== JK ==
// ifft_top
module ifft_top 
     (
         input   wire           clk           ,                 
         input   wire           rst           ,                 
		 input   wire           ifft_enable   ,                 
		 input   wire  [15:0]   in_0_real     ,                 
         input   wire  [15:0]   in_1_real     ,                 
         input   wire  [15:0]   in_2_real     ,                 
         input   wire  [15:0]   in_3_real     ,                 
         input   wire  [15:0]   in_4_real     ,                 
         input   wire  [15:0]   in_5_real     ,                 
         input   wire  [15:0]   in_6_real     ,                 
         input   wire  [15:0]   in_7_real     ,                 
         input   wire  [15:0]   in_8_real     ,                 
         input   wire  [15:0]   in_9_real     ,                 
         input   wire  [15:0]   in_10_real    ,                 
         input   wire  [15:0]   in_11_real    ,                 
		 input   wire  [15:0]   in_0_imag     ,                 
         input   wire  [15:0]   in_1_imag     ,                 
         input   wire  [15:0]   in_2_imag     ,                 
         input   wire  [15:0]   in_3_imag     ,                 
         input   wire  [15:0]   in_4_imag     ,                 
         input   wire  [15:0]   in_5_imag     ,                 
         input   wire  [15:0]   in_6_imag     ,                 
         input   wire  [15:0]   in_7_imag     ,                 
         input   wire  [15:0]   in_8_imag     ,                 
         input   wire  [15:0]   in_9_imag     ,                 
         input   wire  [15:0]   in_10_imag    ,                 
         input   wire  [15:0]   in_11_imag    ,                 
		 output  wire  [15:0]   ifft_out_real ,                 
		 output  wire  [15:0]   ifft_out_imag ,                 
		 output  wire           finish                          
     );
clock: 12.9 ns
lec_check: 0
cap_margin: 20
core_margin: 2
core_utilization: 71
cts_cluster_diameter: 131
cts_cluster_size: 24
setup_slack_margin: 1.89
slew_margin: 20
run.sh (not shown) runs the stock make flow with config.mk's settings and CLKGATE_MAP_FILE=.
Status JK: flow complete, layout not clean - negative setup slack
### JK -> MS
- removing CTS_CLUSTER_DIAMETER (formerly 131)
- changing CTS_CLUSTER_SIZE from 24 to 54
- changing SETUP_SLACK_MARGIN from 1.89 to 1.39
- changing the clock period (ns, I/O delays scaled along) from 12.9 to 13.0
## What came out
MS ran in full, but the layout does not pass; the checks complain about negative setup slack. Between JK and MS, pre-CTS worst setup slack decreased. MS: post-DP HPWL is 2000 µm higher than what JK reported. Between JK and MS, the flow reports wire length increasing by more than 10%. MS has count of non-CTS buffers in the layout below what JK had.
diff inputs: MS => AL
- a change of SETUP_SLACK_MARGIN from 1.39 to -0.21
- an added MAX_ROUTING_LAYER of met4
- a change of the clock period (ns, I/O delays scaled along) from 13.0 to 10.1
--- outcome ---
For AL, the flow was terminated by a tool error in global routing and produced no final design. Per the comparison of AL with MS, basic-gate share of the synthesized area counting and, or, nand and nor cells shows no meaningful change, total clock buffers created by CTS shows a reduction of 2. Reported for AL and MS, initial core utilization turned out identical to the last digit.
Modified inputs, TR compared to AL
- removing SETUP_SLACK_MARGIN (formerly -0.21)
- changing CORE_UTILIZATION from 71 to 52
- removing CTS_CLUSTER_SIZE (formerly 54)
- setting TNS_END_PERCENT to 10 for the first time
- removing MAX_ROUTING_LAYER (formerly met4)
- changing the clock period (ns, I/O delays scaled along) from 10.1 to 13.3
Findings:
The number of buffers inserted by post-CTS setup repair number comes out higher for AL vs TR.
TR had finished all stages when the layout checks came back failing, citing negative setup slack.
As far as post-synthesis average cell area goes, TR and AL are indistinguishable; the numbers are identical.
TR: number of buffers created by CTS 4 above AL
The worst setup slack before clock tree synthesis number comes out lower for AL vs TR.
Compared TR vs AL, and number of placement rows is up in TR.
TR vs AL: number of placed instances with taps included up in TR
Comparing TR against AL, there is no change at all in number of distinct library cell variants in the gate-level netlist after synthesis.

run A:
ifft_top again, from the RTL that the note above started with.
Settings: LEC_CHECK=0, CAP_MARGIN=20, CELL_PAD_IN_SITES_GLOBAL_PLACEMENT=1, CORE_ASPECT_RATIO=1.12, CORE_MARGIN=2, CORE_UTILIZATION=60, CTS_CLUSTER_SIZE=65, GPL_ROUTABILITY_DRIVEN=0, GPL_TIMING_DRIVEN=1, MAX_ROUTING_LAYER=met5, MIN_ROUTING_LAYER=met1, PLACE_DENSITY_LB_ADDON=0.01, SETUP_SLACK_MARGIN=2.65, SLEW_MARGIN=15, TNS_END_PERCENT=40; clock period 9.11 ns.
Although run A finished all stages, its layout failed final checks on negative setup slack.
The inputs of run B differ from those of run A as listed below.
Settings: CELL_PAD_IN_SITES_GLOBAL_PLACEMENT changed from 1 to 0; PLACE_DENSITY_LB_ADDON removed (was 0.01); CTS_CLUSTER_SIZE changed from 65 to 61; CORE_UTILIZATION changed from 60 to 58; TNS_END_PERCENT changed from 40 to 100; PLACE_DENSITY newly set to 0.42; the clock period (ns, I/O delays scaled along) changed from 9.11 to 18.2.
==> comparison <==
- Run A and run B: one clean run, run B; the rest did not finish clean.
- Wire length of the first global-routing pass shrinks slightly when moving from run A to run B.
- Share of the cycle needed by the critical path after routing down 54 points in run B wrt run A
- Power went down by more than a quarter going from run A to run B.
- Against run A as the reference, run B delivers a higher post-detailed-route via-to-cell ratio.
[inputs] run C vs run B
Settings: CELL_PAD_IN_SITES_GLOBAL_PLACEMENT now 1, was 0; CORE_UTILIZATION now 47, was 58; the clock period (ns, I/O delays scaled along) now 12.9, was 18.2.
Findings:
Comparing run B and run C, the one run not ending clean was run C.
Run C: complete, dirty (negative setup slack)
Delta (run C minus run B): post-layout utilization of the core saw a decrease, met1 global-route usage saw a decrease, peak supply drop increased by 31% relative to the old numbers.
Routed wire in run C totals more than in run B.
When the final numbers for run B and run C were put side by side, the proportion of cell area spent on the clock network turned out to be greater in run B.
Going from run B to run C, number of nets in the finished design saw an increase; total power increased by about 40% relative to the old numbers; tightest hold margin shows a reduction of 11 ps.
Compared with run B, in run C net switching fraction of the power went down 0.56 points; final instance area went up 6.5%; final-layout setup total negative slack went down 2590 ps.
For run D, these inputs were changed with respect to run C:
Settings: clearing CELL_PAD_IN_SITES_GLOBAL_PLACEMENT, which used to be 1; clearing CTS_CLUSTER_SIZE, which used to be 61; swapping 15 for 20 in SLEW_MARGIN; clearing CORE_ASPECT_RATIO, which used to be 1.12; clearing MIN_ROUTING_LAYER, which used to be met1; clearing GPL_TIMING_DRIVEN, which used to be 1; clearing MAX_ROUTING_LAYER, which used to be met5; clearing TNS_END_PERCENT, which used to be 100; swapping 47 for 9 in CORE_UTILIZATION; clearing GPL_ROUTABILITY_DRIVEN, which used to be 0; clearing PLACE_DENSITY, which used to be 0.42; clearing SETUP_SLACK_MARGIN, which used to be 2.65; swapping 12.9 for 16.3 in the clock period (ns, I/O delays scaled along).
Results
- Run D ran to completion and came out clean on the timing, DRC and antenna checks.
- In the flow results for run D and run C, the clock-buffer cell count is smaller on run D.
- Going from run C to run D, smallest setup slack after layout now larger, layout overhead on the synthesized area now larger, switching share of total power now larger, initial DRC count now larger.
- Capture point of the critical path = ifft_out_imag[15]: run D; capture point of the critical path = ifft_out_imag[14]: run C
- The lower data required time of the critical path came out of run C.
- Run D vs run C: relative contribution of the clock network to total power up in run D
Power is estimated from default activity; no workload was simulated.
